==> build 11 <==
==> flow/design.v <==
	parameter cmp = 5'b11000;
	parameter load_r = 5'b11001;
	parameter store_r = 5'b11010;
	parameter br = 5'b11011;
	parameter cmpi = 5'b11100;
	parameter load = 5'b11101;
	parameter store = 5'b11110;
	parameter load_i = 5'b11111;
	parameter b = 5'b10000;
	parameter beq = 5'b10001;
	parameter bne = 5'b10010;
	parameter bhe = 5'b10011;
	parameter bst = 5'b10100;
	parameter bleq = 5'b10101;
	parameter blne = 5'b10110;
	parameter bl = 5'b10111;
	parameter WORD_SIZE = 16, ALU_OP_SIZE = 3, REG_ADDR_SIZE = 3;
module mux2(out, select, in0, in1, in2, in3);
	parameter WORD_SIZE = 16;
	output reg [WORD_SIZE-1:0] out;
	input [WORD_SIZE-1:0] in0, in1, in2, in3;
	input [1:0] select;
	always@* begin
		case(select)
			2'b00: out = in0;
			2'b01: out = in1;
			2'b10: out = in2;
			2'b11: out = in3;
		endcase
	end
endmodule
module ALU(out, flags, op, in_a, in_b);
	parameter WORD_SIZE = 16, OP_SIZE = 3;
	output reg[WORD_SIZE-1:0] out;
	output[WORD_SIZE-1:0] flags;
	input[OP_SIZE-1:0] op;
	input[WORD_SIZE-1:0] in_a;
	input[WORD_SIZE-1:0] in_b;
	always@(op,in_a,in_b) begin
		case(op)
			1'b0: out = in_a + in_b;
			1'b1: out = in_a - in_b;
			2'b10: out = ~in_a;
			2'b11: out = in_a & in_b;
			3'b100: out = in_a | in_b;
			3'b101: out = in_a ^ in_b;
			3'b110: out = in_a * in_b;
			3'b111: out = in_a >> in_b;
		endcase
	end
	assign flags[WORD_SIZE-1:3] = 0;
	assign flags[0] = (in_a == in_b);
	assign flags[1] = (in_a >= in_b);
	assign flags[2] = (out == 0);
endmodule
module register_file(reg_buff1, reg_buff2, write, addr1, addr2, addr_in,
							data_in, clk, write_buff1, write_buff2);
	parameter WORD_SIZE = 16, REG_NUM = 8;
	output reg [WORD_SIZE-1:0] reg_buff1,reg_buff2;
	input write, clk, write_buff1, write_buff2;
	input [2:0] addr1, addr2, addr_in;
	input [WORD_SIZE-1:0] data_in;
	reg [WORD_SIZE-1:0] reg_file[REG_NUM-1:0];
	always@(posedge clk) begin
		if(write_buff1)
			reg_buff1 <= reg_file[addr1];
		if(write_buff2)
			reg_buff2 <= reg_file[addr2];
	end
	always@(posedge clk) begin
		if(write) reg_file[addr_in] <= data_in;
	end
endmodule
module ir_decode(instruction_reg, reg_addr2, reg_addr1, reg_addr_in,
					  imm1, imm2, imm3, alu_op, opcode);
	parameter cmp = 5'b11000;
	parameter load_r = 5'b11001;
	parameter store_r = 5'b11010;
	parameter br = 5'b11011;
	parameter cmpi = 5'b11100;
	parameter load = 5'b11101;
	parameter store = 5'b11110;
	parameter load_i = 5'b11111;
	parameter b = 5'b10000;
	parameter beq = 5'b10001;
	parameter bne = 5'b10010;
	parameter bhe = 5'b10011;
	parameter bst = 5'b10100;
	parameter bleq = 5'b10101;
	parameter blne = 5'b10110;
	parameter bl = 5'b10111;
	parameter WORD_SIZE = 16, ALU_OP_SIZE = 3, REG_ADDR_SIZE = 3;
	input [WORD_SIZE-1:0] instruction_reg;
	output [REG_ADDR_SIZE-1:0] reg_addr1, reg_addr_in;
	output reg [REG_ADDR_SIZE-1:0] reg_addr2;
	output [10:0] imm1;
	output [7:0] imm2;
	output [4:0] imm3;
	output [ALU_OP_SIZE-1:0] alu_op;
	output [4:0] opcode;
	wire [REG_ADDR_SIZE-1:0] rc, rb, ra;
	assign ra = instruction_reg[2:0];
	assign rb = instruction_reg[5:3];
	assign rc = instruction_reg[8:6];
	assign imm1 = instruction_reg[10:0];
	assign imm2 = instruction_reg[10:3];
	assign imm3 = instruction_reg[10:6];
	assign opcode = instruction_reg[15:11];
	assign alu_op = (opcode == load_r || opcode == store_r) ? 3'b000 : opcode[2:0];
	parameter lr = 3'b111;
	assign reg_addr1 = (opcode == br || opcode == store || opcode == cmp || opcode == cmpi) ? ra : rb;
	always@(*) begin
		if(opcode == store_r) reg_addr2 = ra;
		else if(opcode == cmp) reg_addr2 = rb;
		else reg_addr2 = rc;
	end
	assign reg_addr_in = (opcode == bl) ? lr : ra;
endmodule
module control_unit(clk, reset, ALU_in2_mux, mem_out_mux, PC_mux, memory_addr_mux, data_in_mux,
						  reg_buff1_write, reg_buff2_write, status_reg_write, ALU_out_write,
						  reg_write, PC_write, IR_write, memory_write, opcode, status_reg);
	parameter cmp = 5'b11000;
	parameter load_r = 5'b11001;
	parameter store_r = 5'b11010;
	parameter br = 5'b11011;
	parameter cmpi = 5'b11100;
	parameter load = 5'b11101;
	parameter store = 5'b11110;
	parameter load_i = 5'b11111;
	parameter b = 5'b10000;
	parameter beq = 5'b10001;
	parameter bne = 5'b10010;
	parameter bhe = 5'b10011;
	parameter bst = 5'b10100;
	parameter bleq = 5'b10101;
	parameter blne = 5'b10110;
	parameter bl = 5'b10111;
	parameter WORD_SIZE = 16, ALU_OP_SIZE = 3, REG_ADDR_SIZE = 3;
	input clk, reset;
	input [4:0] opcode;
	input [WORD_SIZE-1:0] status_reg;
	output reg mem_out_mux;
	output reg [1:0] ALU_in2_mux, PC_mux, memory_addr_mux, data_in_mux;
	output reg reg_buff1_write, reg_buff2_write, status_reg_write, ALU_out_write;
	output reg reg_write, PC_write, IR_write, memory_write;
	parameter fetch = 0, decode = 1, execute = 2, memory_access = 3, write_back = 4, reset_st = 5;
	reg [2:0] stage;
	always @(*) begin
		disable_write_signals;
		zero_muxes;
		case(stage)
			fetch: begin
				memory_addr_mux = 0;
				IR_write = 1;
				PC_mux = 0;
				PC_write = 1;
			end
			decode: begin
				reg_buff1_write = (alu_op(opcode) || inst_type(opcode) == 2 ||
										 opcode == store ||  opcode == store_r ||
										 opcode == load_r || cmp_op(opcode));
				reg_buff2_write = (inst_type(opcode) == 1 || opcode == cmp ||
										 opcode == store_r || opcode == cmp);
			end
			execute: begin
				if((inst_type(opcode) == 1 || opcode == cmp)) ALU_in2_mux = 0;
				else if(opcode == cmpi) ALU_in2_mux = 2;
				else ALU_in2_mux = 1;
				ALU_out_write = 1;
				if(opcode != load_r && opcode != store_r) status_reg_write = 1;
			end
			memory_access: begin
				if(opcode == load || opcode == load_r) begin
					if(opcode == load) memory_addr_mux = 2;
					else memory_addr_mux = 3;
					data_in_mux = 1;
					reg_write = 1;
				end
				if(opcode == store || opcode == store_r) begin
					if(opcode == store) memory_addr_mux = 2;
					else memory_addr_mux = 3;
					mem_out_mux = (opcode == store);
					memory_write = 1;
				end
			end
			write_back: begin
				if(write_reg_file(opcode)) begin
					if(opcode == load_i) data_in_mux = 2;
					else if(opcode == bl) data_in_mux = 3;
					else if(alu_op(opcode)) data_in_mux = 0;
					reg_write = 1;
				end
				if(inst_type(opcode) == 4 || opcode == br) begin
					if(opcode == br) PC_mux = 2;
					else PC_mux = 1;
					PC_write = 1;
				end
			end
			reset_st: begin
				PC_mux = 3;
				PC_write = 1;
			end
		endcase
	end
	always @(posedge clk or posedge reset) begin
		if(reset) begin
			stage <= reset_st;
		end else
		case(stage)
			fetch: stage <= decode;
			decode:
				if(opcode == load_i || opcode == br || (inst_type(opcode) == 4 &&	
						~cancel_branch(opcode, status_reg[1:0])))
					stage <= write_back;
				else if(cancel_branch(opcode, status_reg[1:0]))
					stage <= fetch;
				else if(opcode == load || opcode == store)
					stage <= memory_access;
				else
					stage <= execute;
			execute:
				if(cmp_op(opcode))
					stage <= fetch;
				else if(opcode == load_r || opcode == store_r)
					stage <= memory_access;
				else
					stage <= write_back;
			memory_access: stage <= fetch;
			write_back: stage <= fetch;
			reset_st: stage <= fetch;
		endcase
	end
	task disable_write_signals;
		{reg_buff1_write, reg_buff2_write, status_reg_write, ALU_out_write, 
			reg_write, PC_write, IR_write, memory_write} = 0;
	endtask
	task zero_muxes;
		{ALU_in2_mux, mem_out_mux, PC_mux, memory_addr_mux, data_in_mux} = 0;
	endtask
	function [2:0] inst_type;
		input [4:0] op;
		if(op[4:3] == 2'b00) inst_type = 1;
		else if(op[4:2] == 3'b110 || op[4:3] == 2'b01) inst_type = 2;
		else if(op[4:2] == 3'b111) inst_type = 3;
		else if(op[4:3] == 2'b10) inst_type = 4;
		else inst_type = 0;
	endfunction
	function alu_op;
		input [4:0] op;
		alu_op = ~op[4];
	endfunction
	function write_reg_file;
		input [4:0] op;
		write_reg_file = (op == load_i || op == bl || alu_op(op));
	endfunction
	function cancel_branch;
		input [4:0] op;
		input [1:0] cond;
		cancel_branch = (((op == beq) && ~cond[0]) || ((op == bne) && cond[0])
							||((op == bleq) && ~cond[0]) || ((op == blne) && cond[0])
							||((op == bhe) && ~cond[1]) || ((op == bst) && cond[1]));
	endfunction
	function cmp_op;
		input [4:0] op;
		cmp_op = (op == cmp || op == cmpi);
	endfunction
	function load_op;
		input [4:0] op;
		load_op = (op == load || op == load_r);
	endfunction
	function store_op;
		input [4:0] op;
		store_op = (op == store || op == store_r);
	endfunction
endmodule
module datapath(clk, ALU_in2_mux, mem_out_mux, PC_mux, memory_addr_mux, data_in_mux,
					 reg_buff1_write, reg_buff2_write, status_reg_write, ALU_out_write,
					 reg_write, PC_write, IR_write,
					 memory_in, memory_addr, memory_out,
					 opcode, status_reg);
	parameter WORD_SIZE = 16, ALU_OP_SIZE = 3, REG_ADDR_SIZE = 3;
	input clk;
	input mem_out_mux;
	input [1:0] ALU_in2_mux, PC_mux, memory_addr_mux, data_in_mux;
	input reg_buff1_write, reg_buff2_write, status_reg_write, ALU_out_write;
	input reg_write, PC_write, IR_write;
	input [WORD_SIZE-1:0] memory_in;
	output [WORD_SIZE-1:0] memory_addr, memory_out;
	output [4:0] opcode;
	output reg [WORD_SIZE-1:0] status_reg;
	reg [WORD_SIZE-1:0] ALU_out_buff, PC, inst_reg;
	wire [WORD_SIZE-1:0] ALU_out, ALU_flags, ALU_in2, PC_in_wire;
	wire [WORD_SIZE-1:0] reg_buff1, reg_buff2, data_in;
	wire [REG_ADDR_SIZE-1:0] reg_addr1, reg_addr2, reg_addr_in;
	wire [ALU_OP_SIZE-1:0] ALU_op;
	wire [10:0] imm1;
	wire [7:0] imm2;
	wire [4:0] imm3;
	mux2 reg_file_mux(data_in, data_in_mux, ALU_out_buff, memory_in, imm2, PC);
	register_file registers(reg_buff1, reg_buff2, reg_write, reg_addr1, reg_addr2,
									reg_addr_in, data_in, clk, reg_buff1_write, reg_buff2_write);
	ALU alu(ALU_out, ALU_flags, ALU_op, reg_buff1, ALU_in2);
	mux2 ALU_mux(ALU_in2, ALU_in2_mux, reg_buff2, imm3, imm2, 0);
	always@(posedge clk) if(ALU_out_write) ALU_out_buff <= ALU_out;
	always@(posedge clk) if(status_reg_write) status_reg <= ALU_flags;
	ir_decode ir_decode(inst_reg, reg_addr2, reg_addr1, reg_addr_in,
				 imm1, imm2, imm3, ALU_op, opcode);
	always@(posedge clk) if(IR_write) inst_reg <= memory_in;
	mux2 PC_mux2(PC_in_wire, PC_mux, PC+1, imm1, reg_buff1, 0);
	always@(posedge clk) if(PC_write) PC <= PC_in_wire;
	mux2 Memory_mux2(memory_addr, memory_addr_mux, PC, reg_buff1, imm2, ALU_out_buff);
	assign memory_out = (mem_out_mux) ? reg_buff1 : reg_buff2;
endmodule
module CPU(clk, reset, memory_in, memory_addr, memory_out, memory_write);
	parameter WORD_SIZE = 16, ALU_OP_SIZE = 3, REG_ADDR_SIZE = 3;
	input clk, reset;
	input [WORD_SIZE-1:0] memory_in;
	output [WORD_SIZE-1:0] memory_addr, memory_out;
	output memory_write;
	wire mem_out_mux;
	wire [1:0] ALU_in2_mux, PC_mux, memory_addr_mux, data_in_mux;
	wire reg_buff1_write, reg_buff2_write, status_reg_write, ALU_out_write;
	wire reg_write, PC_write, IR_write;
	wire [4:0] opcode;
	wire [WORD_SIZE-1:0] status_reg;
	control_unit control_unit(clk, reset, ALU_in2_mux, mem_out_mux, PC_mux, memory_addr_mux, data_in_mux,
					 reg_buff1_write, reg_buff2_write, status_reg_write, ALU_out_write,
					 reg_write, PC_write, IR_write, memory_write, opcode, status_reg);
	datapath datapath(clk, ALU_in2_mux, mem_out_mux, PC_mux, memory_addr_mux, data_in_mux,
				reg_buff1_write, reg_buff2_write, status_reg_write, ALU_out_write,
				reg_write, PC_write, IR_write,
				memory_in, memory_addr, memory_out,
				opcode, status_reg);
endmodule
==> flow/run.sh <==
#!/bin/bash
# the make line also repeats each setting of config.mk as NAME=value (left out here)
make -C /OpenROAD-flow-scripts/flow DESIGN_CONFIG=/design/flow/config.mk WORK_HOME=/design/flow/orfs CLKGATE_MAP_FILE= finish
==> flow/config.mk <==
export PLATFORM = sky130hd
export DESIGN_NAME = CPU
export DESIGN_NICKNAME = CPU
export VERILOG_FILES = /design/flow/design.v
export SDC_FILE = /design/flow/constraint.sdc
export NUM_CORES = 4
export LEC_CHECK = 0
export ABC_AREA = 1
export CAP_MARGIN = 0
export CELL_PAD_IN_SITES_GLOBAL_PLACEMENT = 0
export CORE_MARGIN = 2
export CORE_UTILIZATION = 72
export GPL_TIMING_DRIVEN = 1
export SETUP_SLACK_MARGIN = 2.22
export SLEW_MARGIN = 20
export TNS_END_PERCENT = 35
==> flow/constraint.sdc <==
create_clock -name core_clock -period 11.0 [get_ports {clk}]
set_input_delay 2.2000 -clock core_clock [delete_from_list [all_inputs] [get_ports {clk}]]
set_output_delay 2.2000 -clock core_clock [all_outputs]
set_load 0.01 [all_outputs]
==> trial 75 (differences from build 11) <==
ABC_AREA = default   (was 1)
CAP_MARGIN = 20   (was 0)
CELL_PAD_IN_SITES_GLOBAL_PLACEMENT = default   (was 0)
CORE_UTILIZATION = 58   (was 72)
GPL_TIMING_DRIVEN = default   (was 1)
SETUP_SLACK_MARGIN = default   (was 2.22)
TNS_END_PERCENT = default   (was 35)
==> flow/constraint.sdc (replaced) <==
create_clock -name core_clock -period 4.7 [get_ports {clk}]
set_input_delay 0.9400 -clock core_clock [delete_from_list [all_inputs] [get_ports {clk}]]
set_output_delay 0.9400 -clock core_clock [all_outputs]
set_load 0.01 [all_outputs]
==> trial 70 (differences from build 11) <==
ABC_AREA = default   (was 1)
CAP_MARGIN = 20   (was 0)
CELL_PAD_IN_SITES_DETAIL_PLACEMENT = 2   (was default)
CORE_ASPECT_RATIO = 1.34   (was default)
CORE_MARGIN = 4   (was 2)
CORE_UTILIZATION = 52   (was 72)
CTS_CLUSTER_SIZE = 74   (was default)
GPL_ROUTABILITY_DRIVEN = 1   (was default)
HOLD_SLACK_MARGIN = 0.14   (was default)
MIN_ROUTING_LAYER = met1   (was default)
PLACE_DENSITY_LB_ADDON = 0.05   (was default)
SETUP_SLACK_MARGIN = 0.47   (was 2.22)
SLEW_MARGIN = 5   (was 20)
TNS_END_PERCENT = 85   (was 35)
==> flow/constraint.sdc (replaced) <==
create_clock -name core_clock -period 5.85 [get_ports {clk}]
set_input_delay 1.1700 -clock core_clock [delete_from_list [all_inputs] [get_ports {clk}]]
set_output_delay 1.1700 -clock core_clock [all_outputs]
set_load 0.01 [all_outputs]
==> trial 63 (differences from build 11) <==
ABC_AREA = default   (was 1)
CAP_MARGIN = 20   (was 0)
CELL_PAD_IN_SITES_GLOBAL_PLACEMENT = default   (was 0)
CORE_UTILIZATION = 26   (was 72)
GPL_TIMING_DRIVEN = default   (was 1)
SETUP_SLACK_MARGIN = default   (was 2.22)
TNS_END_PERCENT = default   (was 35)
==> flow/constraint.sdc (replaced) <==
create_clock -name core_clock -period 8.47 [get_ports {clk}]
set_input_delay 1.6940 -clock core_clock [delete_from_list [all_inputs] [get_ports {clk}]]
set_output_delay 1.6940 -clock core_clock [all_outputs]
set_load 0.01 [all_outputs]
==> comparison <==
Build 11 completed with no timing, DRC or antenna violations. Trial 63 produced a clean layout. Trial 75 ran to the end with violations: setup timing. Trial 70 died in detailed placement with DPL-0033.
The highest core utilization belongs to build 11, the lowest to trial 63.
Synthesized cell count: trial 75 is lower than build 11 (25%).
The highest via count belongs to build 11, the lowest to trial 63.
First-iteration DRC count: build 11 > trial 75 > trial 63.
In trial 70 the die area is larger than in trial 75, by about 16%.
Between trial 75 and trial 63, the lower cell count is in trial 75 (gap about 12%, measured against trial 63).
Sequential cell count is the same in trial 63 and build 11.
In synthesized area, trial 70 and trial 63 do not differ.
Against build 11, the global-route usage of trial 75 is lower by 13 points.
Against build 11, the worst setup slack of trial 75 is worse by 4900 ps.
